**design.v**
```verilog
module MUX(input [31:0] DMAport, output reg [24:0] out0, out1, out2, out3, out4, out5);
	always @ (*) begin
		out0 = 25'b0;
		out1 = 25'b0;
		out2 = 25'b0;
		out3 = 25'b0;
		out4 = 25'b0;
		out5 = 25'b0;
		case(DMAport[2:0])
			3'b000: out0 = DMAport[31:7];
			3'b001: out1 = DMAport[31:7];
			3'b010: out2 = DMAport[31:7];
			3'b011: out3 = DMAport[31:7];
			3'b100: out4 = DMAport[31:7];
			3'b101: out5 = DMAport[31:7];
			default:;
		endcase
	end
endmodule
module Register(input clk, input rst, input enable, input [23:0] datain, output reg [23:0] dataout);
	always @ (posedge clk or posedge rst) begin
		if (rst)
			dataout <= 24'b0;
		else if(enable)
			dataout <= datain;
	end
endmodule
module Wallace_BaughWooley (
    input  signed [7:0] a,
    input  signed [7:0] b,
    output signed [15:0] prod
);
    assign prod = a * b;
endmodule
module ConvEngine (
    input         clk,
    input         rst,
    input  [31:0] DMAport,        
    input         acc_enable,     
    input         acc_clear,      
    output [31:0] result          
);
    wire [24:0] mux_out0, mux_out1, mux_out2, mux_out3, mux_out4, mux_out5;
    MUX demux (
        .DMAport(DMAport),
        .out0(mux_out0),
        .out1(mux_out1),
        .out2(mux_out2),
        .out3(mux_out3),
        .out4(mux_out4),
        .out5(mux_out5)
    );
    wire [23:0] reg_data [5:0];
    Register reg0 (
        .clk(clk),
        .rst(rst),
        .enable(mux_out0[0]),
        .datain(mux_out0[24:1]),
        .dataout(reg_data[0])
    );
    Register reg1 (
        .clk(clk),
        .rst(rst),
        .enable(mux_out1[0]),
        .datain(mux_out1[24:1]),
        .dataout(reg_data[1])
    );
    Register reg2 (
        .clk(clk),
        .rst(rst),
        .enable(mux_out2[0]),
        .datain(mux_out2[24:1]),
        .dataout(reg_data[2])
    );
    Register reg3 (
        .clk(clk),
        .rst(rst),
        .enable(mux_out3[0]),
        .datain(mux_out3[24:1]),
        .dataout(reg_data[3])
    );
    Register reg4 (
        .clk(clk),
        .rst(rst),
        .enable(mux_out4[0]),
        .datain(mux_out4[24:1]),
        .dataout(reg_data[4])
    );
    Register reg5 (
        .clk(clk),
        .rst(rst),
        .enable(mux_out5[0]),
        .datain(mux_out5[24:1]),
        .dataout(reg_data[5])
    );
    wire signed [7:0] pixel [8:0];
    wire signed [7:0] kernel [8:0];
    assign pixel[0] = reg_data[0][23:16];
    assign pixel[1] = reg_data[0][15:8];
    assign pixel[2] = reg_data[0][7:0];
    assign pixel[3] = reg_data[1][23:16];
    assign pixel[4] = reg_data[1][15:8];
    assign pixel[5] = reg_data[1][7:0];
    assign pixel[6] = reg_data[2][23:16];
    assign pixel[7] = reg_data[2][15:8];
    assign pixel[8] = reg_data[2][7:0];
    assign kernel[0] = reg_data[3][23:16];
    assign kernel[1] = reg_data[3][15:8];
    assign kernel[2] = reg_data[3][7:0];
    assign kernel[3] = reg_data[4][23:16];
    assign kernel[4] = reg_data[4][15:8];
    assign kernel[5] = reg_data[4][7:0];
    assign kernel[6] = reg_data[5][23:16];
    assign kernel[7] = reg_data[5][15:8];
    assign kernel[8] = reg_data[5][7:0];
    wire signed [15:0] prod [8:0];
    Wallace_BaughWooley mult0 (.a(pixel[0]), .b(kernel[0]), .prod(prod[0]));
    Wallace_BaughWooley mult1 (.a(pixel[1]), .b(kernel[1]), .prod(prod[1]));
    Wallace_BaughWooley mult2 (.a(pixel[2]), .b(kernel[2]), .prod(prod[2]));
    Wallace_BaughWooley mult3 (.a(pixel[3]), .b(kernel[3]), .prod(prod[3]));
    Wallace_BaughWooley mult4 (.a(pixel[4]), .b(kernel[4]), .prod(prod[4]));
    Wallace_BaughWooley mult5 (.a(pixel[5]), .b(kernel[5]), .prod(prod[5]));
    Wallace_BaughWooley mult6 (.a(pixel[6]), .b(kernel[6]), .prod(prod[6]));
    Wallace_BaughWooley mult7 (.a(pixel[7]), .b(kernel[7]), .prod(prod[7]));
    Wallace_BaughWooley mult8 (.a(pixel[8]), .b(kernel[8]), .prod(prod[8]));
    wire signed [31:0] prod_ext [8:0];
    assign prod_ext[0] = {{16{prod[0][15]}}, prod[0]};
    assign prod_ext[1] = {{16{prod[1][15]}}, prod[1]};
    assign prod_ext[2] = {{16{prod[2][15]}}, prod[2]};
    assign prod_ext[3] = {{16{prod[3][15]}}, prod[3]};
    assign prod_ext[4] = {{16{prod[4][15]}}, prod[4]};
    assign prod_ext[5] = {{16{prod[5][15]}}, prod[5]};
    assign prod_ext[6] = {{16{prod[6][15]}}, prod[6]};
    assign prod_ext[7] = {{16{prod[7][15]}}, prod[7]};
    assign prod_ext[8] = {{16{prod[8][15]}}, prod[8]};
    wire signed [31:0] sum_products;
    assign sum_products = prod_ext[0] + prod_ext[1] + prod_ext[2] +
                          prod_ext[3] + prod_ext[4] + prod_ext[5] +
                          prod_ext[6] + prod_ext[7] + prod_ext[8];
    reg signed [31:0] accumulator;
    always @(posedge clk or posedge rst) begin
        if (rst) begin
            accumulator <= 32'b0;
        end else if (acc_clear) begin
            accumulator <= 32'b0;
        end else if (acc_enable) begin
            accumulator <= accumulator + sum_products;
        end
    end
    assign result = accumulator;
endmodule
```
**config.mk**
```make
export PLATFORM = sky130hd
export DESIGN_NAME = ConvEngine
export DESIGN_NICKNAME = ConvEngine
export VERILOG_FILES = /design/flow/design.v
export SDC_FILE = /design/flow/constraint.sdc
export NUM_CORES = 4
export LEC_CHECK = 0
export ABC_AREA = 1
export CAP_MARGIN = 35
export CELL_PAD_IN_SITES_DETAIL_PLACEMENT = 2
export CELL_PAD_IN_SITES_GLOBAL_PLACEMENT = 3
export CORE_MARGIN = 8
export CORE_UTILIZATION = 72
export CTS_CLUSTER_DIAMETER = 204
export GPL_ROUTABILITY_DRIVEN = 1
export GPL_TIMING_DRIVEN = 0
export MIN_ROUTING_LAYER = met2
export PLACE_DENSITY_LB_ADDON = 0.26
export SETUP_SLACK_MARGIN = 2.63
export SLEW_MARGIN = 20
export TNS_END_PERCENT = 75
```
**constraint.sdc**
```tcl
create_clock -name core_clock -period 10.0 [get_ports {clk}]
set_input_delay 2.0000 -clock core_clock [delete_from_list [all_inputs] [get_ports {clk}]]
set_output_delay 2.0000 -clock core_clock [all_outputs]
set_load 0.01 [all_outputs]
```
**run.sh**
```bash
#!/bin/bash
# the make line also repeats each setting of config.mk as NAME=value (left out here)
make -C /OpenROAD-flow-scripts/flow DESIGN_CONFIG=/design/flow/config.mk WORK_HOME=/design/flow/orfs CLKGATE_MAP_FILE= finish
```
==> qor.yml, run 1 <==
flop_cell: "dfrtp_1"
synth_top_area_share: 0.496
most_common_cell: "inv_1"
ys.flops: 176
syn-mean-instance-area_sq_um: 8.84
dieWidth_microns: 242
enable_flop_cells: 0
fp_util: 0.730
yosysWarnings: 3
ys_sh_xor: 0.00167
ys_sh_aoi: 0.0363
syn_area_sq_um: 36600
outcome: "aborted with a tool error"
yosysChipArea_sq_um: 36600
die_h_microns: 242
error_line: "[ERROR FLW-0024] Place density exceeds 1.0 (current PLACE_DENSITY_LB_ADDON =  0.26). Please check if the value of  PLACE_DENSITY_LB_ADDON is between 0 and 0.99."
ys_seq_frac: 0.120
synth_cell_types: 40
fp.dieArea_sq_um: 58400
syn_inst: 4143
yosysCellCount: 4143
syn_nets: 5302
failing_step: "3_1_place_gp_skip_io"
yosys.area_share.simple: 0.109
netlist_top_cells_area: "fa_1 (50%), inv_1 (15%), dfrtp_1 (12%), nand2_1 (8.3%), ha_1 (7.3%)"
std_cell_rows: 82
top_logic_kind: "adder cells"
core_sq_um: 50200
top_cells_by_count: "inv_1 (1422), fa_1 (908), nand2_1 (809)"
fa_ha_area_frac: 0.570
yosysTopAreaCell: "fa_1"
ys_sh_mux: 0
async_flop_share: 1.00
==> run 2: changes to the inputs <==
ABC_AREA = 0   (was 1)
CAP_MARGIN = 20   (was 35)
CELL_PAD_IN_SITES_DETAIL_PLACEMENT = 1   (was 2)
CELL_PAD_IN_SITES_GLOBAL_PLACEMENT = not set   (was 3)
CORE_ASPECT_RATIO = 0.69   (was not set)
CORE_MARGIN = 5   (was 8)
CORE_UTILIZATION = 15   (was 72)
CTS_CLUSTER_DIAMETER = not set   (was 204)
CTS_CLUSTER_SIZE = 14   (was not set)
GPL_ROUTABILITY_DRIVEN = not set   (was 1)
GPL_TIMING_DRIVEN = 1   (was 0)
MIN_ROUTING_LAYER = not set   (was met2)
PLACE_DENSITY_LB_ADDON = not set   (was 0.26)
SETUP_SLACK_MARGIN = 0.91   (was 2.63)
TNS_END_PERCENT = 95   (was 75)
clock period = 13.3 ns   (was 10.0 ns; I/O delays follow)
==> qor.yml, run 2 <==
ff2ff_setup_slack_ns: 3.21
whs_path_depth: 2
enable_flop_cells: 0  # unchanged
fa_ha_area_frac: 0.584  # +0.0143
grt_use_total: 0.0889
clk_path_buf_depth: 2
hpwl_microns: 94200
wire_per_inst_microns: 16.2
top_logic_kind: "adder cells"
flop_cell: "dfrtp_1"
synth_top_area_share: 0.509  # +0.0125
clock.fmax_ghz: 0.0991
r2r_cells: 26
synthToLayoutAreaGrowth_pct: 14.2
clock-skew-final_ns: 0.0279
firstDrtPassIters: 5
setup_violations: 0
r2r-start: "reg2.dataout[7]"
async_flop_share: 1.00  # unchanged
yosysChipArea_sq_um: 35700  # -2.5%
syn-mean-instance-area_sq_um: 10.6  # +20%
dieWidth_microns: 598  # +150%
gp_congestion: 0.880
htree_levels: 4
grt-busiest-layer: "met2"
crit_path_end: "accumulator[31]"
drv_cap: 0
ys.flops: 176  # unchanged
critPathKind: "reg -> reg"
syn_inst: 3363  # -19%
hold_start: "accumulator[4]"
hold_class: "reg -> reg"
grt_setup_unrepaired: "false"
die_h_microns: 415  # +72%
drt_iter0_markers: 1614
drc: 0
hold_buffers: 0
place_area_sq_um: 40200
final-hold-violation-count: 0
cp_common_cell: "fa_1"
num_vias: 22900
core_sq_um: 236000  # +370%
worstSetupEndpointType: "flop"
grt_max_degree: 70
cts_setup_buffers: 0
yosysWarnings: 3  # unchanged
ys_sh_xor: 0.00858  # +0.00690
slew_headroom: 0.264
cp.depth: 26
ys_sh_mux: 0.0504  # +0.0504
holdPathEnd: "accumulator[4]"
std_cell_rows: 148  # +80%
portBuffers: 63
yosysCellCount: 3363  # -19%
antenna_found_initial: 16
drtAntennaViolNets: 0
grt_pass1_wl_microns: 169000
finalCriticalPeriod_ns: 10.09
fill_cells: 27500
start_kind: "flop"
fp.dieArea_sq_um: 248000  # +330%
worstSetupStartpoint: "reg2.dataout[7]"
numClockSinks: 176
most_common_cell: "inv_1"
met3_usage: 0.0190
arrival_ns: 10.51
cp_top_family: "adder cells"
crit_required_ns: 13.72
ys_sh_aoi: 0.0189  # -0.0175
final_area_sq_um: 40800
top_cells_by_count: "inv_1 (1044), fa_1 (908), and2_1 (307)"
fp_util: 0.151  # -0.579
synth_cell_types: 57  # +43%
worst-path-max-fanout: 15
yosysTopAreaCell: "fa_1"
warnings: 34
drt-total-wl_microns: 106000
yosys.area_share.simple: 0.0995  # -0.00913
ff_latch_area_sq_um: 4400
slew_violations: 0
syn_nets: 4522  # -15%
ys_seq_frac: 0.123  # +0.00303
path_buffers: 6
nNetsFinal: 4560
cts_tree: "done"
regToRegEndpoint: "accumulator[31]"
slowest_delay_ns: 1.27
cts_made_buffers: 17
vias_per_cell: 3.48
grt_pass1_vias: 27400
clock_latency_ns: 0.50
cts_resized: 0
overflow: 0
clockRootBuffer: "clkbuf_16"
clkTransAtPathRegs_ns: 0.09
min_period_over_period: 0.759
met2_usage: 0.140
io-pin-count: 68
syn_area_sq_um: 35700  # -2.5%
worst_path_max_delay_cell: "fa_1"
outcome: "complete, no violations"
tightestPinTransition_ns: 1.10
logic_area_sq_um: 27200
netlist_top_cells_area: "fa_1 (51%), dfrtp_1 (12%), inv_1 (11%), ha_1 (7.5%), and2_1 (5.4%)"
tns_ns: 0
met1_usage: 0.125
-- run 2: final cells by class --
type	count	share of cell area
inverter	1044	0.0962
antenna	3	0.000184
sequential	176	0.108
tap	3150	0.0965
clock buffer	17	0.0104
clock inverter	15	0.00426
timing repair buffer	76	0.0176
multi-input combinational	2086	0.667
-- run 2: metal layers --
metal	wire length, microns	part of all wire	up-vias
met5	0	0	-
met4	2010	0.019	0
met3	7410	0.070	102
met2	48800	0.46	656
met1	48300	0.45	12400
li1	-	-	9702
-- run 2: metrics by stage --
stage	std cells	hold WS [ns]	setup slack (ns)	utilization
after floorplan	3363	0.567	4.61	-
after global placement	6532	0.565	3.56	0.170
after detailed placement	6532	0.577	3.31	0.170
after CTS	6564	0.597	3.28	0.173
after global routing	6565	0.640	2.86	0.173
final	6567	0.588	3.21	0.173
==> run 3: changes to the inputs <==
ABC_AREA = not set   (was 0)
CAP_MARGIN = 15   (was 20)
CELL_PAD_IN_SITES_DETAIL_PLACEMENT = not set   (was 1)
CORE_ASPECT_RATIO = not set   (was 0.69)
CORE_MARGIN = 2   (was 5)
CORE_UTILIZATION = 72   (was 15)
CTS_CLUSTER_DIAMETER = 371   (was not set)
CTS_CLUSTER_SIZE = 100   (was 14)
GPL_TIMING_DRIVEN = not set   (was 1)
SETUP_SLACK_MARGIN = not set   (was 0.91)
TNS_END_PERCENT = not set   (was 95)
clock period = 5.15 ns   (was 13.3 ns; I/O delays follow)
==> qor.yml, run 3 <==
outcome: "failed layout checks"
failed_checks: "setup timing"
hold_start: "reg4.dataout[5]"
ff2ff_setup_slack_ns: -3.57  # -6.78 ns
fa_ha_area_frac: 0.584  # unchanged
clkTransAtPathRegs_ns: 0.09  # about the same
clockRootBuffer: "clkbuf_16"
wire_per_inst_microns: 23.6  # +46%
syn_inst: 3363  # unchanged
flop_cell: "dfrtp_1"
async_flop_share: 1.00  # unchanged
r2r-start: "reg5.dataout[0]"
syn-mean-instance-area_sq_um: 10.6  # unchanged
antenna_found_initial: 3  # -13
portBuffers: 63  # unchanged
yosysChipArea_sq_um: 35700  # unchanged
firstDrtPassIters: 6  # +1
grt_max_degree: 57  # -19%
whs_path_depth: 1  # -1
grt_pass1_vias: 28800  # +5.3%
finalWorstSetupSlack_ns: -3.57  # -6.78 ns
nNetsFinal: 4968  # +8.9%
grt_pass1_wl_microns: 161000  # -5.1%
path_buffers: 8  # +2
worst-path-max-fanout: 6  # -9
warnings: 40  # +18%
slowest_delay_ns: 0.67  # -0.60 ns
holdPathEnd: "reg4.dataout[5]"
syn_nets: 4522  # unchanged
worstSetupEndpointType: "flop"
numClockSinks: 176  # unchanged
top_cells_by_count: "inv_1 (1044), fa_1 (908), and2_1 (307)"
drt_iter0_markers: 2207  # +37%
min_period_over_period: 1.69  # +0.934
yosysTopAreaCell: "fa_1"
ys.flops: 176  # unchanged
critPathKind: "reg -> reg"
synthToLayoutAreaGrowth_pct: 18.1
fp_util: 0.730  # +0.579
yosys.area_share.simple: 0.0995  # unchanged
cp_common_cell: "fa_1"
cp_top_family: "adder cells"
core_sq_um: 49000  # -79%
clk_path_buf_depth: 2  # unchanged
hpwl_microns: 83100  # -12%
worst_path_max_delay_cell: "fa_2"
clock_latency_ns: 0.53  # +0.03 ns
ys_sh_aoi: 0.0189  # unchanged
dieWidth_microns: 227  # -62%
fp.dieArea_sq_um: 51400  # -79%
cts_made_buffers: 17  # unchanged
place_area_sq_um: 40000  # -0.41%
synth_cell_types: 57  # unchanged
clock-skew-final_ns: 0.0168  # -0.0111 ns
hold_slack_ns: 0.585  # -0.00299 ns
ys_sh_mux: 0.0504  # unchanged
vias_per_cell: 5.72  # +64%
final-hold-violation-count: 0  # unchanged
netlist_top_cells_area: "fa_1 (51%), dfrtp_1 (12%), inv_1 (11%), ha_1 (7.5%), and2_1 (5.4%)"
drc: 0  # unchanged
cts_tree: "done"
std_cell_rows: 81  # -45%
top_logic_kind: "adder cells"
r2r_cells: 28  # +7.7%
num_vias: 25700  # +12%
cp.depth: 28  # +7.7%
yosysWarnings: 3  # unchanged
final_area_sq_um: 42200  # +3.4%
drtAntennaViolNets: 0  # unchanged
gp_congestion: 0.973  # +11%
ys_sh_xor: 0.00858  # unchanged
final-instance-count-excl-fill: 4489  # -32%
ys_seq_frac: 0.123  # unchanged
drv_cap: 0  # unchanged
arrival_ns: 9.16  # -1.35 ns
syn_area_sq_um: 35700  # unchanged
synth_top_area_share: 0.509  # unchanged
slew_violations: 0  # unchanged
io-pin-count: 68  # unchanged
htree_levels: 4  # unchanged
start_kind: "flop"
grt_setup_unrepaired: "true"
worstSetupStartpoint: "reg5.dataout[0]"
dpl.cell_count: 4379  # -33%
die_h_microns: 227  # -45%
grt_use_total: 0.432  # +0.343
finalCriticalPeriod_ns: 8.72  # -1.37 ns
yosysCellCount: 3363  # unchanged
hold_class: "reg -> reg"
setup_violations: 30  # +30
crit_required_ns: 5.59  # -8.13 ns
drt-total-wl_microns: 106000  # -0.33%
tightestPinTransition_ns: 0.884  # -0.218 ns
most_common_cell: "inv_1"
slew_headroom: 0.409  # +0.144
regToRegEndpoint: "accumulator[31]"
crit_path_end: "accumulator[31]"
clock.fmax_ghz: 0.115  # +16%
enable_flop_cells: 0  # unchanged
overflow: 0  # unchanged
-- run 3: final cells by class --
| type | instances | area [sq um] |
|---|---|---|
| Antenna cell | 3 | 7.51 |
| Clock buffer | 18 | 429 |
| Clock inverter | 14 | 163 |
| Fill cell | 2508 | 6740 |
| Inverter | 1044 | 3930 |
| Multi-Input combinational cell | 2086 | 28300 |
| Sequential cell | 176 | 4480 |
| Tap cell | 664 | 831 |
| Timing Repair Buffer | 484 | 4110 |
-- run 3: per-stage QoR --
stage / TNS [ns] / worst slack [ns] / utilization
2_1_floorplan: -61.77 / -2.97 / -
3_5_place_dp: -81.16 / -3.44 / 0.818
3_3_place_gp: -78.85 / -3.34 / 0.818
4_1_cts: -78.83 / -3.33 / 0.843
6_report: -83.47 / -3.57 / 0.862
5_1_grt: -88.51 / -3.81 / 0.862
-- run 3: repair_timing --
item | CTS | global route
pin swaps | 79 | 118
hold buffers | 0 | 0
gates cloned | 0 | 0
setup buffers | 37 | 45
resized | 122 | 187
endpoints found under the hold margin | 0 | 0
setup endpoints to repair | 30 | 30
-- run 3: per-layer routing --
metal | global-route usage | up-vias | routed length, microns
li1 | - | 10500 | -
met1 | 0.557 | 13300 | 37700
met5 | 0 | - | 13
met4 | 0.234 | 2 | 7860
met3 | 0.120 | 418 | 10600
met2 | 0.670 | 1440 | 50000
==> run 4: changes to the inputs <==
ABC_AREA = 1   (was not set)
CAP_MARGIN = 20   (was 15)
CORE_UTILIZATION = 69   (was 72)
PLACE_DENSITY = 0.38   (was not set)
TNS_END_PERCENT = 10   (was not set)
clock period = 4.71 ns   (was 5.15 ns; I/O delays follow)
==> qor.yml, run 4 <==
fp_util: 0.697  # -0.0329
cts_made_buffers: 17  # unchanged
io-pin-count: 68  # unchanged
worstSetupStartpoint: "reg0.dataout[23]"
die_h_microns: 234  # +3.4%
dieWidth_microns: 234  # +3.4%
antenna_found_initial: 1  # -2
vias_per_cell: 5.28  # -7.7%
syn_area_sq_um: 36600  # +2.5%
worst-path-max-fanout: 6  # unchanged
ys_sh_aoi: 0.0363  # +0.0175
place_area_sq_um: 41400  # +3.3%
yosysWarnings: 3  # unchanged
cp_common_cell: "fa_1"
yosysTopAreaCell: "fa_1"
clock.fmax_ghz: 0.126  # +10%
hold_start: "reg2.dataout[23]"
grt_use_total: 0.407  # -0.0242
drt_iter0_markers: 2599  # +18%
htree_levels: 4  # unchanged
setup_violations: 30  # unchanged
drc: 0  # unchanged
fp.dieArea_sq_um: 55000  # +6.8%
flop_cell: "dfrtp_1"
clockRootBuffer: "clkbuf_16"
finalCriticalPeriod_ns: 7.93  # -0.793 ns
overflow: 0  # unchanged
arrival_ns: 8.33  # -0.83 ns
clkTransAtPathRegs_ns: 0.08  # about the same
top_logic_kind: "adder cells"
ys_sh_xor: 0.00167  # -0.00690
warnings: 39  # -2.5%
gp_congestion: 0.957  # -1.6%
num_vias: 27500  # +7.1%
drv_cap: 0  # unchanged
enable_flop_cells: 0  # unchanged
tightestPinTransition_ns: 0.881  # -0.00332 ns
cts_tree: "done"
final-instance-count-excl-fill: 5213  # +16%
failed_checks: "setup timing"
path_buffers: 11  # +3
nNetsFinal: 5667  # +14%
syn-mean-instance-area_sq_um: 8.84  # -17%
grt_pass1_vias: 29500  # +2.3%
outcome: "failed layout checks"
hpwl_microns: 86900  # +4.5%
regToRegEndpoint: "accumulator[27]"
top_cells_by_count: "inv_1 (1422), fa_1 (908), nand2_1 (809)"
yosys.area_share.simple: 0.109  # +0.00913
clock-skew-final_ns: 0.0156  # -0.00119 ns
dpl.cell_count: 5141  # +17%
clk_path_buf_depth: 2  # unchanged
syn_inst: 4143  # +23%
numClockSinks: 176  # unchanged
most_common_cell: "inv_1"
logic_area_sq_um: 27200  # -3.6%
ys.flops: 176  # unchanged
grt_setup_unrepaired: "true"
crit_path_end: "accumulator[27]"
yosysChipArea_sq_um: 36600  # +2.5%
slew_violations: 0  # unchanged
fa_ha_area_frac: 0.570  # -0.0143
async_flop_share: 1.00  # unchanged
whs_path_depth: 2  # +1
drtAntennaViolNets: 0  # unchanged
finalWorstSetupSlack_ns: -3.22  # +0.353 ns
r2r_cells: 30  # +7.1%
crit_required_ns: 5.11  # -0.48 ns
yosysCellCount: 4143  # +23%
utilization: 0.816  # -0.0468
drt-total-wl_microns: 103000  # -2.5%
synth_cell_types: 40  # -30%
final-hold-violation-count: 0  # unchanged
r2r-start: "reg0.dataout[23]"
hold_class: "reg -> reg"
ff_latch_area_sq_um: 4450  # -0.61%
wire_per_inst_microns: 19.8  # -16%
core_sq_um: 52600  # +7.4%
fill_cells: 3464  # +38%
grt_pass1_wl_microns: 163000  # +1.6%
start_kind: "flop"
syn_nets: 5302  # +17%
holdPathEnd: "reg2.dataout[23]"
netlist_top_cells_area: "fa_1 (50%), inv_1 (15%), dfrtp_1 (12%), nand2_1 (8.3%), ha_1 (7.3%)"
slew_headroom: 0.413  # +0.00406
synthToLayoutAreaGrowth_pct: 17.0
clock_latency_ns: 0.51  # -0.02 ns
worst_path_max_delay_cell: "fa_1"
cp_top_family: "adder cells"
min_period_over_period: 1.68  # -0.0101
final_area_sq_um: 42900  # +1.5%
grt_max_degree: 100  # +75%
ys_seq_frac: 0.120  # -0.00303
critPathKind: "reg -> reg"
portBuffers: 63  # unchanged
slowest_delay_ns: 0.58  # -0.09 ns
worstSetupEndpointType: "flop"
synth_top_area_share: 0.496  # -0.0125
firstDrtPassIters: 9  # +3
ff2ff_setup_slack_ns: -3.22  # +0.35 ns
std_cell_rows: 84  # +3.7%
cp.depth: 30  # +7.1%
ys_sh_mux: 0  # -0.0504
run 4: per-stage QoR:
| step | TNS (ns) | hold slack (ns) | worst slack, ns |
|---|---|---|---|
| floorplan | -244.31 | 0.481 | -2.65 |
| global placement | -84.42 | 0.513 | -3.29 |
| detailed placement | -86.64 | 0.524 | -3.31 |
| CTS | -82.13 | 0.539 | -3.12 |
| global route | -89.79 | 0.572 | -3.42 |
| finish | -82.93 | 0.534 | -3.22 |
run 4: routing by layer:
| metal | part of all wire | routed length [microns] | GRT usage |
|---|---|---|---|
| met1 | 0.38 | 39800 | 0.558 |
| met2 | 0.45 | 46700 | 0.607 |
| met3 | 0.11 | 11000 | 0.117 |
| met4 | 0.057 | 5850 | 0.192 |
| met5 | 0.00083 | 86 | 0.00982 |
run 4: area by class of cell:
cell class | count | area share
multi-input cells | 2373 | 0.635
inverters | 1424 | 0.125
flip-flops and latches | 176 | 0.104
repair buffers | 515 | 0.101
well taps | 688 | 0.0201
clock buffers | 18 | 0.0100
clock inverters | 14 | 0.00441
diodes | 4 | 0.000234
repair inverters | 1 | 0.0000876
run 4: what timing repair did:
| item | CTS | global route |
|---|---|---|
| hold buffers | 0 | 0 |
| endpoints found under the setup margin | 30 | 30 |
| pin swaps | 63 | 88 |
| gates cloned | 1 | 1 |
| buffers inserted | 20 | 14 |
| gates resized | 117 | 101 |
==> run 5: changes to the inputs <==
CORE_ASPECT_RATIO = 0.88   (was not set)
CORE_UTILIZATION = 72   (was 69)
CTS_CLUSTER_DIAMETER = 238   (was 371)
CTS_CLUSTER_SIZE = 84   (was 100)
MAX_ROUTING_LAYER = met4   (was not set)
PLACE_DENSITY = not set   (was 0.38)
PLACE_DENSITY_LB_ADDON = 0.06   (was not set)
SETUP_SLACK_MARGIN = 1.57   (was not set)
TNS_END_PERCENT = not set   (was 10)
clock period = 5.28 ns   (was 4.71 ns; I/O delays follow)
==> qor.yml, run 5 <==
r2r-start: "reg0.dataout[23]"
slowest_delay_ns: 0.57  # about the same
cp_common_cell: "fa_1"
ys_sh_mux: 0  # unchanged
numClockSinks: 176  # unchanged
critPathKind: "reg -> reg"
cts_made_buffers: 17  # unchanged
enable_flop_cells: 0  # unchanged
overflow: 0  # unchanged
setup_violations: 29  # -3.3%
synth_top_area_share: 0.496  # unchanged
hold_start: "reg5.dataout[19]"
syn_nets: 5302  # unchanged
grt_pass1_wl_microns: 170000  # +4.2%
clock_latency_ns: 0.53  # +0.02 ns
yosysWarnings: 3  # unchanged
warnings: 37  # -5.1%
firstDrtPassIters: 8  # -1
r2r_cells: 31  # +3.3%
fa_ha_area_frac: 0.570  # unchanged
yosysTopAreaCell: "fa_1"
fp.dieArea_sq_um: 52700  # -4.1%
drv_cap: 0  # unchanged
num_vias: 28400  # +3.4%
cp.depth: 31  # +3.3%
slew_violations: 0  # unchanged
syn_inst: 4143  # unchanged
final-hold-violation-count: 0  # unchanged
yosysCellCount: 4143  # unchanged
utilization: 0.871  # +0.0551
tightestPinTransition_ns: 1.16  # +0.276 ns
synthToLayoutAreaGrowth_pct: 19.5
antenna_found_initial: 0  # -1
core_sq_um: 50300  # -4.3%
drtAntennaViolNets: 0  # unchanged
clockRootBuffer: "clkbuf_16"
ys_seq_frac: 0.120  # unchanged
failed_checks: "setup timing"
place_area_sq_um: 41200  # -0.33%
start_kind: "flop"
holdPathEnd: "reg5.dataout[19]"
crit_path_end: "accumulator[21]"
drc: 0  # unchanged
vias_per_cell: 5.45  # +3.3%
top_logic_kind: "adder cells"
nNetsFinal: 5687  # +0.35%
async_flop_share: 1.00  # unchanged
grt_pass1_vias: 30700  # +4.3%
yosysChipArea_sq_um: 36600  # unchanged
hold_slack_ns: 0.558  # +0.0239 ns
cts_tree: "done"
flop_cell: "dfrtp_1"
std_cell_rows: 77  # -8.3%
drt-total-wl_microns: 110000  # +6.0%
outcome: "failed layout checks"
final_area_sq_um: 43800  # +2.2%
clock.fmax_ghz: 0.126  # about the same
cp_top_family: "adder cells"
dieWidth_microns: 244  # +4.3%
io-pin-count: 68  # unchanged
hpwl_microns: 88200  # +1.5%
finalWorstSetupSlack_ns: -2.64  # +0.574 ns
clock-skew-final_ns: 0.0156  # -0.0000141 ns
arrival_ns: 8.34  # about the same
hold_buffers: 0  # unchanged
crit_required_ns: 5.69  # +0.58 ns
syn_area_sq_um: 36600  # unchanged
wire_per_inst_microns: 21.0  # +5.9%
worst_path_max_delay_cell: "fa_1"
ys.flops: 176  # unchanged
worstSetupStartpoint: "reg0.dataout[23]"
finalCriticalPeriod_ns: 7.92  # -0.00381 ns
clkTransAtPathRegs_ns: 0.09  # about the same
htree_levels: 4  # unchanged
worstSetupEndpointType: "flop"
synth_cell_types: 40  # unchanged
worst-path-max-fanout: 7  # +1
whs_path_depth: 2  # unchanged
grt_max_degree: 92  # -8.0%
ys_sh_aoi: 0.0363  # unchanged
drt_iter0_markers: 2912  # +12%
clk_path_buf_depth: 2  # unchanged
netlist_top_cells_area: "fa_1 (50%), inv_1 (15%), dfrtp_1 (12%), nand2_1 (8.3%), ha_1 (7.3%)"
ff2ff_setup_slack_ns: -2.64  # +0.57 ns
slew_headroom: 0.227  # -0.186
yosys.area_share.simple: 0.109  # unchanged
ys_sh_xor: 0.00167  # unchanged
gp_congestion: 1.01  # +5.8%
fp_util: 0.729  # +0.0313
die_h_microns: 216  # -8.0%
hold_class: "reg -> reg"
min_period_over_period: 1.50  # -0.182
regToRegEndpoint: "accumulator[21]"
syn-mean-instance-area_sq_um: 8.84  # unchanged
top_cells_by_count: "inv_1 (1422), fa_1 (908), nand2_1 (809)"
portBuffers: 63  # unchanged
grt_use_total: 0.452  # +0.0451
grt_setup_unrepaired: "true"
path_buffers: 11  # unchanged
most_common_cell: "inv_1"
-- run 5: repair_timing --
action	in CTS	in global routing
setup endpoints to repair	31	31
setup buffers	50	27
pin swaps	157	112
resized	290	139
gates cloned	1	1
-- run 5: through the flow --
stage               cells  setup slack [ns]  setup TNS (ns)
detailed placement   5101             -2.82          -69.90
finish               5214             -2.64          -67.19
global route         5212             -2.84          -73.01
global placement     5101             -2.75          -67.18
floorplan            4143             -2.08          -49.94
CTS                  5184             -2.53          -63.99
-- run 5: final cells by class --
cell class	instances	area, sq um
multi-input cells	2373	27800
diodes	2	5.00
repair inverters	1	3.75
clock buffers	17	425
flip-flops and latches	176	4480
well taps	671	840
clock inverters	15	183
fillers	2660	6510
repair buffers	535	4650
inverters	1424	5380
-- run 5: layer usage --
| metal | GRT usage | part of all wire | vias up |
|---|---|---|---|
| met4 | 0.186 | 0.053 | 0 |
| li1 | - | - | 12200 |
| met2 | 0.630 | 0.44 | 1801 |
| met5 | - | 0 | - |
| met3 | 0.151 | 0.13 | 339 |
| met1 | 0.618 | 0.37 | 14100 |
==> run 6: changes to the inputs <==
ABC_AREA = not set   (was 1)
CAP_MARGIN = 5   (was 20)
CORE_ASPECT_RATIO = not set   (was 0.88)
CORE_UTILIZATION = 66   (was 72)
CTS_CLUSTER_DIAMETER = not set   (was 238)
CTS_CLUSTER_SIZE = 56   (was 84)
PLACE_DENSITY_LB_ADDON = not set   (was 0.06)
SETUP_SLACK_MARGIN = not set   (was 1.57)
clock period = 6.44 ns   (was 5.28 ns; I/O delays follow)
==> qor.yml, run 6 <==
finalWorstSetupSlack_ns: -2.13  # +0.516 ns
yosysCellCount: 3363  # -19%
firstDrtPassIters: 8  # unchanged
yosysTopAreaCell: "fa_1"
worstSetupEndpointType: "flop"
clock.fmax_ghz: 0.117  # -7.5%
cp.depth: 26  # -16%
grt_pass1_wl_microns: 157000  # -7.5%
drt-total-wl_microns: 97200  # -11%
portBuffers: 63  # unchanged
wire_per_inst_microns: 21.6  # +2.6%
ys_sh_mux: 0.0504  # +0.0504
start_kind: "flop"
grt_pass1_vias: 27700  # -9.9%
cp_common_cell: "fa_1"
outcome: "failed layout checks"
crit_required_ns: 6.87  # +1.18 ns
holdPathEnd: "reg4.dataout[5]"
syn_area_sq_um: 35700  # -2.5%
final_area_sq_um: 41900  # -4.4%
drt_iter0_markers: 1699  # -42%
critPathKind: "reg -> reg"
yosys.area_share.simple: 0.0995  # -0.00913
clock-skew-final_ns: 0.0234  # +0.00775 ns
synth_cell_types: 57  # +43%
fp_util: 0.665  # -0.0631
arrival_ns: 8.99  # +0.65 ns
min_period_over_period: 1.33  # -0.170
worstSetupStartpoint: "reg0.dataout[23]"
slew_headroom: 0.407  # +0.180
syn-mean-instance-area_sq_um: 10.6  # +20%
cp_top_family: "adder cells"
logic_area_sq_um: 28100  # +0.87%
enable_flop_cells: 0  # unchanged
drv_cap: 0  # unchanged
clock_latency_ns: 0.52  # about the same
num_vias: 24300  # -14%
warnings: 42  # +14%
top_logic_kind: "adder cells"
hold_slack_ns: 0.573  # +0.0152 ns
synth_top_area_share: 0.509  # +0.0125
crit_path_end: "accumulator[31]"
async_flop_share: 1.00  # unchanged
ys_sh_xor: 0.00858  # +0.00690
setup_violations: 28  # -3.4%
r2r_cells: 26  # -16%
std_cell_rows: 85  # +10%
hold_start: "reg4.dataout[5]"
io-pin-count: 68  # unchanged
clkTransAtPathRegs_ns: 0.08  # about the same
numClockSinks: 176  # unchanged
hpwl_microns: 83000  # -5.9%
vias_per_cell: 5.40  # -0.98%
tns_ns: -43.86  # +23.34 ns
yosysChipArea_sq_um: 35700  # -2.5%
worst_path_max_delay_cell: "fa_2"
grt_setup_unrepaired: "true"
drtAntennaViolNets: 0  # unchanged
place_area_sq_um: 40200  # -2.5%
clk_path_buf_depth: 2  # unchanged
grt_use_total: 0.391  # -0.0618
htree_levels: 4  # unchanged
core_sq_um: 53700  # +6.8%
slowest_delay_ns: 0.62  # +0.05 ns
fill_cells: 3577  # +34%
clockRootBuffer: "clkbuf_16"
utilization: 0.779  # -0.0912
yosysWarnings: 3  # unchanged
drc: 0  # unchanged
syn_nets: 4522  # -15%
most_common_cell: "inv_1"
netlist_top_cells_area: "fa_1 (51%), dfrtp_1 (12%), inv_1 (11%), ha_1 (7.5%), and2_1 (5.4%)"
syn_inst: 3363  # -19%
finalCriticalPeriod_ns: 8.57  # +0.644 ns
r2r-start: "reg0.dataout[23]"
nNetsFinal: 4957  # -13%
hold_buffers: 0  # unchanged
top_cells_by_count: "inv_1 (1044), fa_1 (908), and2_1 (307)"
worst-path-max-fanout: 8  # +1
path_buffers: 7  # -4
ff_latch_area_sq_um: 4460  # -0.34%
overflow: 0  # unchanged
cts_made_buffers: 17  # unchanged
regToRegEndpoint: "accumulator[31]"
slew_violations: 0  # unchanged
final-hold-violation-count: 0  # unchanged
grt_max_degree: 106  # +15%
die_h_microns: 237  # +9.8%
whs_path_depth: 1  # -1
hold_class: "reg -> reg"
failed_checks: "setup timing"
flop_cell: "dfrtp_1"
antenna_found_initial: 0  # unchanged
synthToLayoutAreaGrowth_pct: 17.1
ys_sh_aoi: 0.0189  # -0.0175
dieWidth_microns: 237  # -3.2%
tightestPinTransition_ns: 0.890  # -0.267 ns
fa_ha_area_frac: 0.584  # +0.0143
fp.dieArea_sq_um: 56000  # +6.3%
cts_tree: "done"
gp_congestion: 0.959  # -5.4%
ys_seq_frac: 0.123  # +0.00303
ff2ff_setup_slack_ns: -2.13  # +0.52 ns
ys.flops: 176  # unchanged
## run 6: stage by stage
stage / cells / worst slack [ns]
4_1_cts: 4490 / -2.08
6_report: 4508 / -2.13
2_1_floorplan: 3363 / -1.68
3_3_place_gp: 4428 / -2.13
3_5_place_dp: 4428 / -2.20
5_1_grt: 4507 / -2.35
## run 6: area by class of cell
type,count,share of cell area
multi-input cells,2086,0.670
flip-flops and latches,176,0.107
inverters,1044,0.0939
repair buffers,473,0.0936
well taps,696,0.0208
clock buffers,19,0.0106
clock inverters,13,0.00401
diodes,1,0.0000598
## run 6: per-layer routing
metal,up-vias,part of all wire,GRT usage
met3,180,0.069,0.0680
met5,-,0,-
met2,880,0.48,0.603
met4,0,0.046,0.150
li1,10500,-,-
met1,12800,0.41,0.527
## run 6: repair_timing
item	4_1_cts	5_1_grt
endpoints found under the setup margin	28	28
endpoints found under the hold margin	0	0
pin swaps	76	73
resized	133	97
setup buffers	32	21
==> run 7: changes to the inputs <==
ABC_AREA = 1   (was not set)
CAP_MARGIN = 20   (was 5)
CORE_ASPECT_RATIO = 0.88   (was not set)
CORE_UTILIZATION = 72   (was 66)
CTS_CLUSTER_DIAMETER = 232   (was not set)
CTS_CLUSTER_SIZE = not set   (was 56)
PLACE_DENSITY_LB_ADDON = 0.05   (was not set)
SETUP_SLACK_MARGIN = 1.76   (was not set)
TNS_END_PERCENT = 35   (was not set)
clock period = 5.91 ns   (was 6.44 ns; I/O delays follow)
==> qor.yml, run 7 <==
wire_per_inst_microns: 20.4  # -5.2%
fp.dieArea_sq_um: 52700  # -5.9%
final-instance-count-excl-fill: 5162  # +15%
outcome: "failed layout checks"
utilization: 0.849  # +0.0701
clock-skew-final_ns: 0.0189  # -0.00449 ns
drv_cap: 0  # unchanged
warnings: 37  # -12%
grt_use_total: 0.445  # +0.0547
dpl_worst_slack_ns: -2.09  # +0.112 ns
grt_pass1_vias: 30000  # +8.1%
antenna_found_initial: 0  # unchanged
dieWidth_microns: 244  # +3.3%
grt_setup_unrepaired: "true"
die_h_microns: 216  # -8.9%
fa_ha_area_frac: 0.570  # -0.0143
numClockSinks: 176  # unchanged
ys_sh_mux: 0  # -0.0504
cp.depth: 26  # unchanged
synth_top_area_share: 0.496  # -0.0125
cp_top_family: "adder cells"
dr_wl_met3_microns: 13800  # +110%
ys_sh_xor: 0.00167  # -0.00690
ys.flops: 176  # unchanged
final-hold-violation-count: 0  # unchanged
start_kind: "flop"
core_sq_um: 50300  # -6.4%
num_vias: 27900  # +15%
vias_per_cell: 5.40  # about the same
top_logic_kind: "adder cells"
antenna_cells: 0  # -1
yosysCellCount: 4143  # +23%
setup_violations: 29  # +3.6%
clkTransAtPathRegs_ns: 0.07  # about the same
cts_made_buffers: 17  # unchanged
syn_inst: 4143  # +23%
crit_path_end: "accumulator[29]"
most_common_cell: "inv_1"
gp_congestion: 1.03  # +7.0%
io-pin-count: 68  # unchanged
firstDrtPassIters: 6  # -2
dr_wl_met2_microns: 46900  # +0.54%
flop_cell: "dfrtp_1"
yosysWarnings: 3  # unchanged
finalWorstSetupSlack_ns: -1.93  # +0.195 ns
holdPathEnd: "accumulator[0]"
portBuffers: 63  # unchanged
path_buffers: 6  # -1
r2r-start: "reg4.dataout[2]"
min_period_over_period: 1.33  # -0.00344
std_cell_rows: 77  # -9.4%
topRoutingLayerUsed: "met4"
arrival_ns: 8.25  # -0.74 ns
enable_flop_cells: 0  # unchanged
hold_class: "reg -> reg"
drc: 0  # unchanged
nNetsFinal: 5638  # +14%
clock.fmax_ghz: 0.128  # +9.3%
yosys.area_share.simple: 0.109  # +0.00913
overflow: 0  # unchanged
finalCriticalPeriod_ns: 7.84  # -0.725 ns
worstSetupStartpoint: "reg4.dataout[2]"
fp_util: 0.729  # +0.0631
clk_path_buf_depth: 2  # unchanged
syn-mean-instance-area_sq_um: 8.84  # -17%
async_flop_share: 1.00  # unchanged
slew_headroom: 0.330  # -0.0762
hold_start: "accumulator[0]"
ff2ff_setup_slack_ns: -1.93  # +0.20 ns
drtAntennaViolNets: 0  # unchanged
grt_max_degree: 100  # -5.7%
hold_buffers: 0  # unchanged
dpl.cell_count: 5102  # +15%
r2r_cells: 26  # unchanged
ys_sh_aoi: 0.0363  # +0.0175
worst-path-max-fanout: 9  # +1
grt_pass1_wl_microns: 168000  # +6.5%
whs_path_depth: 1  # unchanged
cts_tree: "done"
regToRegEndpoint: "accumulator[29]"
drt-total-wl_microns: 106000  # +8.6%
top_cells_by_count: "inv_1 (1422), fa_1 (908), nand2_1 (809)"
failed_checks: "setup timing"
yosysChipArea_sq_um: 36600  # +2.5%
syn_area_sq_um: 36600  # +2.5%
clockRootBuffer: "clkbuf_16"
clock_latency_ns: 0.53  # about the same
hpwl_microns: 88100  # +6.2%
ys_seq_frac: 0.120  # -0.00303
crit_required_ns: 6.32  # -0.55 ns
worst_path_max_delay_cell: "fa_2"
yosysTopAreaCell: "fa_1"
syn_nets: 5302  # +17%
drt_iter0_markers: 2853  # +68%
slowest_delay_ns: 0.67  # +0.05 ns
drt-met1-wl_microns: 40100  # +1.7%
critPathKind: "reg -> reg"
worstSetupEndpointType: "flop"
slew_violations: 0  # unchanged
netlist_top_cells_area: "fa_1 (50%), inv_1 (15%), dfrtp_1 (12%), nand2_1 (8.3%), ha_1 (7.3%)"
tightestPinTransition_ns: 1.00  # +0.112 ns
htree_levels: 4  # unchanged
synth_cell_types: 40  # -30%
synthToLayoutAreaGrowth_pct: 16.6
-- run 7: repair_timing --
action,4_1_cts,5_1_grt
setup buffers,19,10
setup endpoints to repair,31,31
resized,135,75
pin swaps,70,46
-- run 7: layout make-up --
type / instances / area [sq um]
multi-input combinational: 2373 / 27300
fill: 2925 / 7570
inverter: 1424 / 5360
sequential: 176 / 4460
timing repair buffer: 487 / 4140
tap: 671 / 840
clock buffer: 21 / 460
clock inverter: 10 / 160
-- run 7: stage by stage --
stage               hold WS [ns]  area, sq um  TNS, ns
finish                     0.566        42700   -46.86
global route               0.585        42700   -53.12
CTS                        0.557        42400   -45.61
detailed placement         0.541        41300   -50.38
global placement           0.536        41300   -47.20
floorplan                  0.481        37800   -32.07
-- run 7: per-layer routing --
metal | global-route usage | up-vias
met5 | - | -
met4 | 0.173 | 0
met3 | 0.142 | 252
met2 | 0.628 | 1624
met1 | 0.610 | 13900
li1 | - | 12100
==> run 8: changes to the inputs <==
ABC_AREA = not set   (was 1)
CORE_ASPECT_RATIO = not set   (was 0.88)
CTS_CLUSTER_DIAMETER = 238   (was 232)
CTS_CLUSTER_SIZE = 61   (was not set)
PLACE_DENSITY_LB_ADDON = 0.06   (was 0.05)
SETUP_SLACK_MARGIN = 1.93   (was 1.76)
TNS_END_PERCENT = not set   (was 35)
clock period = 6.78 ns   (was 5.91 ns; I/O delays follow)
==> qor.yml, run 8 <==
ys_seq_frac: 0.123  # +0.00303
clock.fmax_ghz: 0.116  # -8.7%
slew_violations: 0  # unchanged
cp.depth: 28  # +7.7%
vias_per_cell: 5.67  # +5.0%
worstSetupEndpointType: "flop"
cts_made_buffers: 17  # unchanged
yosysWarnings: 3  # unchanged
firstDrtPassIters: 6  # unchanged
worstSetupStartpoint: "reg0.dataout[23]"
worst-path-max-fanout: 6  # -3
final-instance-count-excl-fill: 4498  # -13%
critPathKind: "reg -> reg"
num_vias: 25500  # -8.5%
met1_usage: 0.538  # -0.0720
fp_util: 0.730  # +0.00157
yosys.area_share.simple: 0.0995  # -0.00913
clkTransAtPathRegs_ns: 0.09  # +0.02 ns
cp_top_family: "adder cells"
met3_usage: 0.116  # -0.0257
holdPathEnd: "accumulator[1]"
finalCriticalPeriod_ns: 8.59  # +0.751 ns
finalWorstSetupSlack_ns: -1.81  # +0.119 ns
drc: 0  # unchanged
synthToLayoutAreaGrowth_pct: 18.5
ys_sh_mux: 0.0504  # +0.0504
ys_sh_aoi: 0.0189  # -0.0175
arrival_ns: 9.04  # +0.79 ns
drt_iter0_markers: 2233  # -22%
numClockSinks: 176  # unchanged
wire_per_inst_microns: 22.9  # +12%
hold_class: "reg -> reg"
min_period_over_period: 1.27  # -0.0594
most_common_cell: "inv_1"
drv_cap: 0  # unchanged
slew_headroom: 0.299  # -0.0317
syn-mean-instance-area_sq_um: 10.6  # +20%
synth_cell_types: 57  # +43%
met2_usage: 0.657  # +0.0281
grt-busiest-layer: "met2"
fill_cells: 2467  # -16%
enable_flop_cells: 0  # unchanged
dieWidth_microns: 227  # -7.2%
gp_congestion: 0.985  # -4.0%
syn_nets: 4522  # -15%
tightestPinTransition_ns: 1.05  # +0.0497 ns
grt_setup_unrepaired: "true"
cts_tree: "done"
grt_pass1_vias: 29100  # -3.0%
syn_inst: 3363  # -19%
fp.dieArea_sq_um: 51400  # -2.4%
top_logic_kind: "adder cells"
worst_path_max_delay_cell: "fa_2"
cp_common_cell: "fa_1"
regToRegEndpoint: "accumulator[31]"
clock_latency_ns: 0.52  # about the same
ys_sh_xor: 0.00858  # +0.00690
path_buffers: 8  # +2
setup_violations: 28  # -3.4%
crit_path_end: "accumulator[31]"
synth_top_area_share: 0.509  # +0.0125
clk_path_buf_depth: 2  # unchanged
antenna_found_initial: 3  # +3
syn_area_sq_um: 35700  # -2.5%
grt_use_total: 0.438  # -0.00745
portBuffers: 63  # unchanged
whs_path_depth: 2  # +1
overflow: 0  # unchanged
clockRootBuffer: "clkbuf_16"
yosysTopAreaCell: "fa_1"
failed_checks: "setup timing"
warnings: 39  # +5.4%
top_cells_by_count: "inv_1 (1044), fa_1 (908), and2_1 (307)"
crit_required_ns: 7.22  # +0.90 ns
ff2ff_setup_slack_ns: -1.81  # +0.12 ns
drtAntennaViolNets: 0  # unchanged
nNetsFinal: 4976  # -12%
async_flop_share: 1.00  # unchanged
std_cell_rows: 81  # +5.2%
fa_ha_area_frac: 0.584  # +0.0143
drt-total-wl_microns: 103000  # -2.2%
hold_start: "accumulator[1]"
start_kind: "flop"
grt_pass1_wl_microns: 159000  # -5.2%
outcome: "failed layout checks"
hold_slack_ns: 0.588  # +0.0228 ns
ys.flops: 176  # unchanged
hpwl_microns: 83200  # -5.6%
htree_levels: 4  # unchanged
yosysCellCount: 3363  # -19%
die_h_microns: 227  # +5.2%
dpl.cell_count: 4384  # -14%
clock-skew-final_ns: 0.0180  # -0.000884 ns
core_sq_um: 49000  # -2.7%
netlist_top_cells_area: "fa_1 (51%), dfrtp_1 (12%), inv_1 (11%), ha_1 (7.5%), and2_1 (5.4%)"
slowest_delay_ns: 0.65  # -0.02 ns
hold_buffers: 0  # unchanged
grt_max_degree: 150  # +50%
final-hold-violation-count: 0  # unchanged
io-pin-count: 68  # unchanged
yosysChipArea_sq_um: 35700  # -2.5%
r2r_cells: 28  # +7.7%
r2r-start: "reg0.dataout[23]"
flop_cell: "dfrtp_1"
[run 8: layout make-up]
type / count / area, sq um / area share
multi-input combinational: 2086 / 28200 / 0.666
timing repair buffer: 492 / 4230 / 0.0998
clock buffer: 17 / 425 / 0.0100
clock inverter: 15 / 219 / 0.00517
inverter: 1044 / 3930 / 0.0928
antenna: 4 / 10.0 / 0.000236
tap: 664 / 831 / 0.0196
sequential: 176 / 4500 / 0.106
[run 8: per-stage QoR]
step                TNS (ns)  cell area (sq um)   util  worst slack (ns)
floorplan             -17.61              36200      -             -1.34
global placement      -31.95              40100  0.819             -1.75
detailed placement    -34.05              40100  0.819             -1.89
CTS                   -33.46              41400  0.846             -1.77
global route          -40.71              42400  0.865             -2.01
finish                -35.98              42400  0.865             -1.81
[run 8: what timing repair did]
| item | CTS | global route |
|---|---|---|
| buffers inserted | 28 | 50 |
| endpoints found under the setup margin | 30 | 30 |
| resized | 149 | 171 |
| pin swaps | 57 | 149 |
[run 8: per-layer routing]
layer  vias up  share of wire
li1      10600              -
met1     13100           0.35
met2      1412           0.47
met3       415           0.10
met4         0          0.074
met5         -              0
==> run 9: changes to the inputs <==
CELL_PAD_IN_SITES_DETAIL_PLACEMENT = 0   (was not set)
CORE_ASPECT_RATIO = 0.73   (was not set)
CTS_CLUSTER_DIAMETER = not set   (was 238)
CTS_CLUSTER_SIZE = 56   (was 61)
GPL_ROUTABILITY_DRIVEN = 1   (was not set)
GPL_TIMING_DRIVEN = 1   (was not set)
PLACE_DENSITY_LB_ADDON = 0.08   (was 0.06)
SETUP_SLACK_MARGIN = 2.44   (was 1.93)
SLEW_MARGIN = 40   (was 20)
clock period = 8.2 ns   (was 6.78 ns; I/O delays follow)
==> qor.yml, run 9 <==
cp.depth: 27  # -3.6%
path_buffers: 8  # unchanged
regToRegEndpoint: "accumulator[31]"
finalWorstSetupSlack_ns: -0.653  # +1.16 ns
nNetsFinal: 4913  # -1.3%
hpwl_microns: 81200  # -2.4%
std_cell_rows: 69  # -15%
wire_per_inst_microns: 22.9  # -0.27%
syn_inst: 3363  # unchanged
slew_violations: 0  # unchanged
r2r-start: "reg2.dataout[7]"
yosysChipArea_sq_um: 35700  # unchanged
topRoutingLayerUsed: "met4"
ys_sh_aoi: 0.0189  # unchanged
ys_sh_mux: 0.0504  # unchanged
clock_latency_ns: 0.49  # -0.03 ns
arrival_ns: 9.24  # +0.20 ns
synth_cell_types: 57  # unchanged
numClockSinks: 176  # unchanged
drc: 0  # unchanged
worstSetupEndpointType: "flop"
overflow: 0  # unchanged
yosysTopAreaCell: "fa_1"
outcome: "failed layout checks"
final-hold-violation-count: 0  # unchanged
worst_path_max_delay_cell: "fa_2"
io-pin-count: 68  # unchanged
grt_use_total: 0.434  # -0.00438
cts_tree: "done"
holdPathEnd: "accumulator[1]"
syn-mean-instance-area_sq_um: 10.6  # unchanged
cts_made_buffers: 17  # unchanged
fa_ha_area_frac: 0.584  # unchanged
whs_path_depth: 2  # unchanged
top_logic_kind: "adder cells"
tns_ns: -4.53  # +31.45 ns
grt_setup_unrepaired: "true"
crit_path_end: "accumulator[31]"
start_kind: "flop"
antenna_found_initial: 2  # -1
fp_util: 0.731  # +0.00129
grt_pass1_wl_microns: 160000  # +0.44%
clockRootBuffer: "clkbuf_16"
grt_max_degree: 67  # -55%
fp.dieArea_sq_um: 51500  # about the same
core_sq_um: 48900  # -0.18%
cp_top_family: "adder cells"
clkTransAtPathRegs_ns: 0.09  # about the same
clock-skew-final_ns: 0.0218  # +0.00378 ns
clock.fmax_ghz: 0.113  # -2.9%
most_common_cell: "inv_1"
drt-met1-wl_microns: 39100  # +7.8%
logic_area_sq_um: 28000  # -0.60%
dr_wl_met2_microns: 45400  # -7.3%
hold_slack_ns: 0.581  # -0.00711 ns
finalCriticalPeriod_ns: 8.85  # +0.260 ns
slew_headroom: 0.490  # +0.192
clk_path_buf_depth: 2  # unchanged
cp_common_cell: "fa_1"
gp_congestion: 0.991  # +0.60%
htree_levels: 4  # unchanged
syn_nets: 4522  # unchanged
syn_area_sq_um: 35700  # unchanged
async_flop_share: 1.00  # unchanged
flop_cell: "dfrtp_1"
num_vias: 24900  # -2.6%
ff2ff_setup_slack_ns: -0.65  # +1.16 ns
drtAntennaViolNets: 0  # unchanged
r2r_cells: 27  # -3.6%
tightestPinTransition_ns: 0.762  # -0.290 ns
warnings: 37  # -5.1%
ys.flops: 176  # unchanged
hold_start: "accumulator[1]"
fill_cells: 2630  # +6.6%
drt-total-wl_microns: 101000  # -2.2%
dieWidth_microns: 265  # +17%
critPathKind: "reg -> reg"
top_cells_by_count: "inv_1 (1044), fa_1 (908), and2_1 (307)"
yosys.area_share.simple: 0.0995  # unchanged
die_h_microns: 194  # -14%
hold_buffers: 0  # unchanged
drv_cap: 0  # unchanged
ys_seq_frac: 0.123  # unchanged
yosysWarnings: 3  # unchanged
enable_flop_cells: 0  # unchanged
yosysCellCount: 3363  # unchanged
portBuffers: 63  # unchanged
firstDrtPassIters: 5  # -1
crit_required_ns: 8.58  # +1.36 ns
netlist_top_cells_area: "fa_1 (51%), dfrtp_1 (12%), inv_1 (11%), ha_1 (7.5%), and2_1 (5.4%)"
slowest_delay_ns: 0.61  # -0.04 ns
grt_pass1_vias: 28300  # -2.5%
drt_iter0_markers: 2179  # -2.4%
synthToLayoutAreaGrowth_pct: 16.1
min_period_over_period: 1.08  # -0.188
vias_per_cell: 5.63  # -0.70%
hold_class: "reg -> reg"
worstSetupStartpoint: "reg2.dataout[7]"
ys_sh_xor: 0.00858  # unchanged
worst-path-max-fanout: 7  # +1
dr_wl_met3_microns: 13100  # +26%
setup_violations: 15  # -46%
failed_checks: "setup timing"
synth_top_area_share: 0.509  # unchanged
ff_latch_area_sq_um: 4450  # -0.92%
## run 9: final cells by class
type,instances,area share
multi-input cells,2086,0.676
well taps,639,0.0193
flip-flops and latches,176,0.107
repair buffers,429,0.0878
diodes,6,0.000362
inverters,1044,0.0949
clock buffers,17,0.0102
clock inverters,15,0.00452
## run 9: repair_timing
| item | 4_1_cts | 5_1_grt |
|---|---|---|
| pin swaps | 96 | 78 |
| buffers inserted | 44 | 28 |
| resized | 112 | 122 |
| endpoints found under the setup margin | 29 | 29 |
## run 9: metal layers
layer	vias to the layer above	track usage
met5	-	-
met4	0	0.137
met3	212	0.150
met2	1381	0.614
met1	12900	0.597
li1	10400	-
## run 9: per-stage QoR
step,cells,worst slack (ns),instance area (sq um),util
detailed placement,4302,-0.558,39600,0.811
global route,4408,-0.796,41500,0.849
CTS,4378,-0.434,40900,0.837
global placement,4302,-0.372,39600,0.811
finish,4412,-0.653,41500,0.850
floorplan,3363,0.0840,36200,-
==> run 10: changes to the inputs <==
CAP_MARGIN = 15   (was 20)
CELL_PAD_IN_SITES_DETAIL_PLACEMENT = 1   (was 0)
CORE_ASPECT_RATIO = 0.74   (was 0.73)
CORE_MARGIN = 9   (was 2)
CORE_UTILIZATION = 42   (was 72)
CTS_CLUSTER_SIZE = 90   (was 56)
GPL_ROUTABILITY_DRIVEN = 0   (was 1)
HOLD_SLACK_MARGIN = 0.2   (was not set)
MAX_ROUTING_LAYER = not set   (was met4)
PLACE_DENSITY_LB_ADDON = not set   (was 0.08)
SETUP_SLACK_MARGIN = 0.65   (was 2.44)
SLEW_MARGIN = 0   (was 40)
TNS_END_PERCENT = 70   (was not set)
clock period = 10.0 ns   (was 8.2 ns; I/O delays follow)
==> qor.yml, run 10 <==
ys_seq_frac: 0.123  # unchanged
grt_pass1_wl_microns: 156000  # -2.2%
overflow: 0  # unchanged
worst-path-max-fanout: 9  # +2
fill_cells: 9283  # +250%
hold_class: "reg -> reg"
r2r-start: "reg5.dataout[18]"
tns_ns: 0  # +4.53 ns
ys.flops: 176  # unchanged
syn-mean-instance-area_sq_um: 10.6  # unchanged
yosysWarnings: 3  # unchanged
antenna_found_initial: 1  # -1
r2r_cells: 24  # -11%
whs_path_depth: 2  # unchanged
critPathKind: "reg -> reg"
drc: 0  # unchanged
slew_headroom: 0.453  # -0.0377
die_h_microns: 269  # +38%
dpl.cell_count: 4522  # +5.1%
ys_sh_xor: 0.00858  # unchanged
top_logic_kind: "adder cells"
clock-skew-final_ns: 0.0125  # -0.00923 ns
num_vias: 22600  # -9.1%
finalWorstSetupSlack_ns: 0.937  # +1.59 ns
drt_iter0_markers: 1257  # -42%
cts_tree: "done"
start_kind: "flop"
finalCriticalPeriod_ns: 9.06  # +0.211 ns
syn_inst: 3363  # unchanged
worstSetupStartpoint: "reg5.dataout[18]"
hold_start: "accumulator[4]"
synth_cell_types: 57  # unchanged
cp_cell_sequence: "nand2_1 > fa_2 > inv_2 > fa_2 > inv_1 > fa_1 > fa_1 > fa_1 > fa_2 > fa_2 > clkinvlp_4 > fa_1 > fa_1 > inv_1 > fa_1 > inv_1 > ha_1 > a21o_1 > a2111o_1 > nor3b_4 > o31a_4 > a21oi_2 > or4b_1 > a31oi_1"
drt-total-wl_microns: 96600  # -4.3%
vias_per_cell: 4.94  # -12%
dpl_worst_slack_ns: 0.448  # +1.01 ns
worst_path_max_delay_cell: "fa_2"
syn_nets: 4522  # unchanged
tightestPinTransition_ns: 0.821  # +0.0589 ns
cp_common_cell: "fa_1"
yosys.area_share.simple: 0.0995  # unchanged
yosysChipArea_sq_um: 35700  # unchanged
yosysTopAreaCell: "fa_1"
arrival_ns: 9.49  # +0.25 ns
portBuffers: 63  # unchanged
fa_ha_area_frac: 0.584  # unchanged
clk_path_buf_depth: 2  # unchanged
setup_violations: 0  # -15
grt_pass1_vias: 26500  # -6.4%
min_period_over_period: 0.906  # -0.173
crit_required_ns: 10.43  # +1.85 ns
firstDrtPassIters: 5  # unchanged
dieWidth_microns: 357  # +35%
drtAntennaViolNets: 0  # unchanged
clock.fmax_ghz: 0.110  # -2.3%
fp_util: 0.427  # -0.305
async_flop_share: 1.00  # unchanged
syn_area_sq_um: 35700  # unchanged
slowest_delay_ns: 0.66  # +0.05 ns
yosysCellCount: 3363  # unchanged
outcome: "complete, no violations"
regToRegEndpoint: "accumulator[31]"
worstSetupEndpointType: "flop"
cp.depth: 24  # -11%
path_buffers: 5  # -3
netlist_top_cells_area: "fa_1 (51%), dfrtp_1 (12%), inv_1 (11%), ha_1 (7.5%), and2_1 (5.4%)"
final-hold-violation-count: 0  # unchanged
cts_made_buffers: 17  # unchanged
grt_max_degree: 80  # +19%
hpwl_microns: 84300  # +3.8%
most_common_cell: "inv_1"
wire_per_inst_microns: 21.1  # -7.6%
cp_top_family: "adder cells"
warnings: 36  # -2.7%
clockRootBuffer: "clkbuf_16"
hold_slack_ns: 0.560  # -0.0208 ns
synthToLayoutAreaGrowth_pct: 8.21
top_cells_by_count: "inv_1 (1044), fa_1 (908), and2_1 (307)"
enable_flop_cells: 0  # unchanged
core_sq_um: 83800  # +71%
holdPathEnd: "accumulator[4]"
numClockSinks: 176  # unchanged
clkTransAtPathRegs_ns: 0.08  # about the same
ys_sh_mux: 0.0504  # unchanged
grt_setup_unrepaired: "true"
flop_cell: "dfrtp_1"
grt_use_total: 0.214  # -0.219
crit_path_end: "accumulator[31]"
htree_levels: 4  # unchanged
nNetsFinal: 4598  # -6.4%
slew_violations: 0  # unchanged
io-pin-count: 68  # unchanged
ff2ff_setup_slack_ns: 0.94  # +1.59 ns
fp.dieArea_sq_um: 96000  # +87%
ys_sh_aoi: 0.0189  # unchanged
std_cell_rows: 91  # +32%
synth_top_area_share: 0.509  # unchanged
drv_cap: 0  # unchanged
clock_latency_ns: 0.51  # +0.02 ns
final-instance-count-excl-fill: 4572  # +3.6%
==> run 10: stage by stage <==
step / cell area [sq um] / utilization
after floorplan: 35700 / -
final: 38700 / 0.462
after CTS: 38500 / 0.460
after detailed placement: 37900 / 0.452
after global placement: 37900 / 0.452
after global routing: 38700 / 0.461
==> run 10: cell type report <==
cell class                 instances  area (sq um)  area share
clock inverter                     9           123     0.00317
sequential                       176          4430       0.114
multi-input combinational       2086         27300       0.706
inverter                        1044          3940       0.102
antenna                            4          10.0    0.000259
timing repair buffer             114          1020      0.0265
tap                             1116          1400      0.0361
clock buffer                      23           468      0.0121
==> run 10: per-layer routing <==
metal | share of wire | up-vias | GRT usage | wire length (microns)
li1 | - | 9790 | - | -
met1 | 0.45 | 12100 | 0.304 | 43500
met2 | 0.46 | 559 | 0.334 | 44800
met3 | 0.056 | 111 | 0.0381 | 5430
met4 | 0.031 | 0 | 0.0652 | 2980
met5 | 0 | - | 0 | 0
==> run 10: timing repair <==
item | in CTS | in global routing
gates resized | 15 | 27
gates cloned | 0 | 0
pin swaps | 0 | 5
endpoints found under the setup margin | 5 | 8
setup buffers | 2 | 12
hold buffers | 0 | 0
